==> run P <==
==> flow/design.v <==
module MAC(
	clk,
	rst_n,
	in_valid,
	in_mode,
	in_act,
	in_wgt,
	out_act_idx,
	out_wgt_idx,
	out_idx,
    out_valid,
	out_data,
	out_finish
);
input clk, rst_n, in_valid, in_mode;
input [0:7][3:0] in_act;
input [0:8][3:0] in_wgt;
output logic [3:0] out_act_idx, out_wgt_idx, out_idx;
output logic out_valid, out_finish;
output logic [0:7][11:0] out_data;
logic cs, ns;
logic mode;
logic [3:0] cnt_reg, cnt, cnt_nxt;
logic [0:7][0:7][3:0] in;  
logic [0:9][0:9][3:0] act;  
logic [0:8][3:0] wgt;
logic [0:7][0:8][3:0] a;
logic [0:8][3:0] w;
logic [0:7][11:0] d;
logic [0:7][11:0] data;
logic [2:0] out_cnt;  
logic out_valid_nxt;
always @(*) begin
	case (cs)
	0: ns = (in_valid)? 1 : cs;
	1: ns = (out_finish)? 0 : cs;
	endcase
end
always @(posedge clk or negedge rst_n) begin
	if (~rst_n) begin
		cs <= 0;
	end else begin
		cs <= ns;
	end
end
always @(posedge clk or negedge rst_n) begin
	if (~rst_n) begin
		mode <= 0;
	end else if (in_valid) begin  
		mode <= in_mode;
	end	else begin  
		mode <= mode;
	end
end
assign out_act_idx = cnt;
assign out_wgt_idx = cnt + 1;
always @(*) begin
	if (in_valid) begin
		cnt_nxt = 0;
	end else if (cnt == 15) begin 
		cnt_nxt = 0;
	end else begin
		cnt_nxt = cnt + 1;
	end
end
always @(posedge clk or negedge rst_n) begin
	if (!rst_n) begin
		cnt <= 0;
		cnt_reg <= 0;
	end
	else begin
		cnt <= cnt_nxt;
		cnt_reg <= cnt;
	end
end
genvar i;
genvar j;
generate
	for (i = 0; i < 8; i = i + 1) begin  
		for (j = 0; j < 8; j = j + 1) begin  
			always @(posedge clk or negedge rst_n) begin
				if (~rst_n) begin
					in[i][j] <= 0;
				end else if (i == out_act_idx) begin  
					in[i][j] <= in_act[j];
				end else begin
					in[i][j] <= in[i][j];  
				end
			end
		end
	end
endgenerate
generate
	for(i = 0;i<10; i = i+1)begin
		assign act[0][i] = 0;
		assign act[9][i] = 0;
		assign act[i][0] = 0;
		assign act[i][9] = 0;
	end
	for (i = 1; i < 9; i = i + 1) begin
		for (j = 1; j < 9; j = j + 1) begin
			assign act[i][j] = in[i-1][j-1]; 
		end
	end
endgenerate
generate
	for (i = 0; i < 9; i = i + 1) begin  
		always @(posedge clk or negedge rst_n) begin  
			if (~rst_n) begin
				wgt[i] <= 0;
			end else begin
				wgt[i] <= in_wgt[i];
			end
		end
	end
endgenerate
always @(*) begin
	if (mode) begin  
		case (cnt - 2)  
		0:begin  
			for (integer n = 0; n < 8; n = n + 1) begin
				a[n][0] = act[0][n];
				a[n][1] = act[0][n + 1];
				a[n][2] = act[0][n + 2];
				a[n][3] = act[1][n];
				a[n][4] = act[1][n + 1];
				a[n][5] = act[1][n + 2];
				a[n][6] = act[2][n];
				a[n][7] = act[2][n + 1];
				a[n][8] = act[2][n + 2];
			end
		end
		1:begin  
			for (integer n = 0; n < 8; n = n + 1) begin
				a[n][0] = act[1][n];
				a[n][1] = act[1][n + 1];
				a[n][2] = act[1][n + 2];
				a[n][3] = act[2][n];
				a[n][4] = act[2][n + 1];
				a[n][5] = act[2][n + 2];
				a[n][6] = act[3][n];
				a[n][7] = act[3][n + 1];
				a[n][8] = act[3][n + 2];
			end
		end
		2:begin  
			for (integer n = 0; n < 8; n = n + 1) begin
				a[n][0] = act[2][n];
				a[n][1] = act[2][n + 1];
				a[n][2] = act[2][n + 2];
				a[n][3] = act[3][n];
				a[n][4] = act[3][n + 1];
				a[n][5] = act[3][n + 2];
				a[n][6] = act[4][n];
				a[n][7] = act[4][n + 1];
				a[n][8] = act[4][n + 2];
			end
		end
		3:begin  
			for (integer n = 0; n < 8; n = n + 1) begin
				a[n][0] = act[3][n];
				a[n][1] = act[3][n + 1];
				a[n][2] = act[3][n + 2];
				a[n][3] = act[4][n];
				a[n][4] = act[4][n + 1];
				a[n][5] = act[4][n + 2];
				a[n][6] = act[5][n];
				a[n][7] = act[5][n + 1];
				a[n][8] = act[5][n + 2];
			end
		end
		4:begin  
			for (integer n = 0; n < 8; n = n + 1) begin
				a[n][0] = act[4][n];
				a[n][1] = act[4][n + 1];
				a[n][2] = act[4][n + 2];
				a[n][3] = act[5][n];
				a[n][4] = act[5][n + 1];
				a[n][5] = act[5][n + 2];
				a[n][6] = act[6][n];
				a[n][7] = act[6][n + 1];
				a[n][8] = act[6][n + 2];
			end
		end
		5:begin  
			for (integer n = 0; n < 8; n = n + 1) begin
				a[n][0] = act[5][n];
				a[n][1] = act[5][n + 1];
				a[n][2] = act[5][n + 2];
				a[n][3] = act[6][n];
				a[n][4] = act[6][n + 1];
				a[n][5] = act[6][n + 2];
				a[n][6] = act[7][n];
				a[n][7] = act[7][n + 1];
				a[n][8] = act[7][n + 2];
			end
		end
		6:begin  
			for (integer n = 0; n < 8; n = n + 1) begin
				a[n][0] = act[6][n];
				a[n][1] = act[6][n + 1];
				a[n][2] = act[6][n + 2];
				a[n][3] = act[7][n];
				a[n][4] = act[7][n + 1];
				a[n][5] = act[7][n + 2];
				a[n][6] = act[8][n];
				a[n][7] = act[8][n + 1];
				a[n][8] = act[8][n + 2];
			end
		end
		7:begin  
			for (integer n = 0; n < 8; n = n + 1) begin
				a[n][0] = act[7][n];
				a[n][1] = act[7][n + 1];
				a[n][2] = act[7][n + 2];
				a[n][3] = act[8][n];
				a[n][4] = act[8][n + 1];
				a[n][5] = act[8][n + 2];
				a[n][6] = act[9][n];
				a[n][7] = act[9][n + 1];
				a[n][8] = act[9][n + 2];
			end
		end
		default:begin  
			for (integer n = 0; n < 8; n = n + 1) begin
				for (integer m = 0; m < 9; m = m + 1) begin
					a[n][m] = 0;
				end
			end
		end
		endcase
	end else begin  
		for (integer n = 0; n < 8; n = n + 1) begin
			for (integer m = 0; m < 9; m = m + 1) begin
				a[n][m] = act [n + 1][m + 1];
			end
		end
	end
end
generate
	for (i = 0; i < 9; i = i + 1) begin
		always @(*) begin
			w[i] = wgt[i];  
			if (~mode) begin  
				if (i == 8) begin
					w[i] = 0;
				end
			end
		end
	end
endgenerate
genvar n;
generate
	for (n = 0; n < 8; n = n + 1) begin  
		always @(*) begin
			data[n] =  a[n][0]*w[0] + a[n][1]*w[1] + a[n][2]*w[2] + a[n][3]*w[3] + a[n][4]*w[4] + a[n][5]*w[5] + a[n][6]*w[6] + a[n][7]*w[7] + a[n][8]*w[8];
		end
	end
endgenerate
generate
	for (i = 0; i < 8; i = i + 1) begin
		always @(posedge clk or negedge rst_n) begin
			if (~rst_n) begin  
				out_data[i] <= 0;
			end else begin  
				out_data[i] <= data[i];
			end
		end
	end
endgenerate
assign out_cnt = (mode)? (cnt - 2) : (cnt - 8);  
always @(*) begin
	out_valid_nxt = 0;
	if (in_valid) begin
		out_valid_nxt = 0;
	end else if (mode && cs) begin  
		out_valid_nxt = ((cnt >= 2) && (cnt <= 9));
	end else if (~mode && cs) begin  
		out_valid_nxt = ((cnt >= 8) && (cnt <= 15));
	end
end
always @(posedge clk or negedge rst_n) begin
	if (~rst_n) begin  
		out_valid <= 0;
	end else begin 
		out_valid <= out_valid_nxt;
	end 
end
always @(posedge clk or negedge rst_n) begin
	if (~rst_n) begin
		out_idx[2:0] <= 0;
	end else begin
		out_idx[2:0] <= out_cnt;  
	end
end
always @(posedge clk or negedge rst_n) begin
	if (~rst_n) begin
		out_idx[3] <= 0;
	end else begin
		out_idx[3] <= ~mode;  
	end
end
always @(posedge clk or negedge rst_n) begin
	if (~rst_n) begin
		out_finish <= 0;
	end else begin
		out_finish <= out_valid && (out_cnt == 7);  
	end
end
endmodule
==> flow/run.sh <==
#!/bin/bash
# the make line also repeats each setting of config.mk as NAME=value (left out here)
make -C /OpenROAD-flow-scripts/flow DESIGN_CONFIG=/design/flow/config.mk WORK_HOME=/design/flow/orfs CLKGATE_MAP_FILE= finish
==> flow/config.mk <==
export PLATFORM = sky130hd
export DESIGN_NAME = MAC
export DESIGN_NICKNAME = MAC
export VERILOG_FILES = /design/flow/design.v
export SDC_FILE = /design/flow/constraint.sdc
export NUM_CORES = 4
export LEC_CHECK = 0
export CAP_MARGIN = 30
export CELL_PAD_IN_SITES_GLOBAL_PLACEMENT = 0
export CORE_ASPECT_RATIO = 0.73
export CORE_MARGIN = 9
export CORE_UTILIZATION = 20
export CTS_CLUSTER_DIAMETER = 324
export CTS_CLUSTER_SIZE = 11
export GPL_ROUTABILITY_DRIVEN = 0
export GPL_TIMING_DRIVEN = 1
export MAX_ROUTING_LAYER = met4
export PLACE_DENSITY_LB_ADDON = 0.1
export SETUP_SLACK_MARGIN = 2.13
export SLEW_MARGIN = 35
export TNS_END_PERCENT = 70
==> flow/constraint.sdc <==
create_clock -name core_clock -period 11.0 [get_ports {clk}]
set_input_delay 2.2000 -clock core_clock [delete_from_list [all_inputs] [get_ports {clk}]]
set_output_delay 2.2000 -clock core_clock [all_outputs]
set_load 0.01 [all_outputs]
==> run A: changes against run P <==
Settings changed: CAP_MARGIN 30 to 20, CELL_PAD_IN_SITES_GLOBAL_PLACEMENT 0 to not set, CORE_ASPECT_RATIO 0.73 to not set, CORE_MARGIN 9 to 2, CORE_UTILIZATION 20 to 40, CTS_CLUSTER_DIAMETER 324 to not set, CTS_CLUSTER_SIZE 11 to not set, GPL_ROUTABILITY_DRIVEN 0 to not set, GPL_TIMING_DRIVEN 1 to not set, MAX_ROUTING_LAYER met4 to not set, PLACE_DENSITY_LB_ADDON 0.1 to not set, SETUP_SLACK_MARGIN 2.13 to not set, SLEW_MARGIN 35 to 20, TNS_END_PERCENT 70 to not set.
==> flow/constraint.sdc (replaced) <==
create_clock -name core_clock -period 8.4 [get_ports {clk}]
set_input_delay 1.6800 -clock core_clock [delete_from_list [all_inputs] [get_ports {clk}]]
set_output_delay 1.6800 -clock core_clock [all_outputs]
set_load 0.01 [all_outputs]
==> results <==
item                                                                      run P         run A
Maximum number of pins on one net before global-route repair                120           116
Busiest grt layer                                                          met1          met2
Critical Path AT                                                        9.28 ns       8.78 ns
Placed Instances                                                          10490          8649
Fin area                                                              70990 µm²     71250 µm²
Stage-log warning count                                                      53            52
Vias in the first global route                                            52162         53163
Share of cell area taken by multi-input logic gates                      0.6458        0.6416
Number of buffers other than clock buffers in the final layout              414           618
Max Fanout on Critical Path                                                  15            23
Slew at the pin with the worst max-slew slack                         0.9736 ns      1.211 ns
Tally of non-filler cells in the final layout                             10668          8785
Number of antenna violations at the first check in global routing            64            33
Post-CTS setup buffers                                                       24             0
Clk_skew                                                             0.09076 ns    0.08660 ns
Endpoint of the worst setup timing path                            out_data[69]  out_data[46]
Status                                         no timing/DRC/antenna violations  no timing/DRC/antenna violations
Global-route track usage on met2                                         0.2852        0.5474
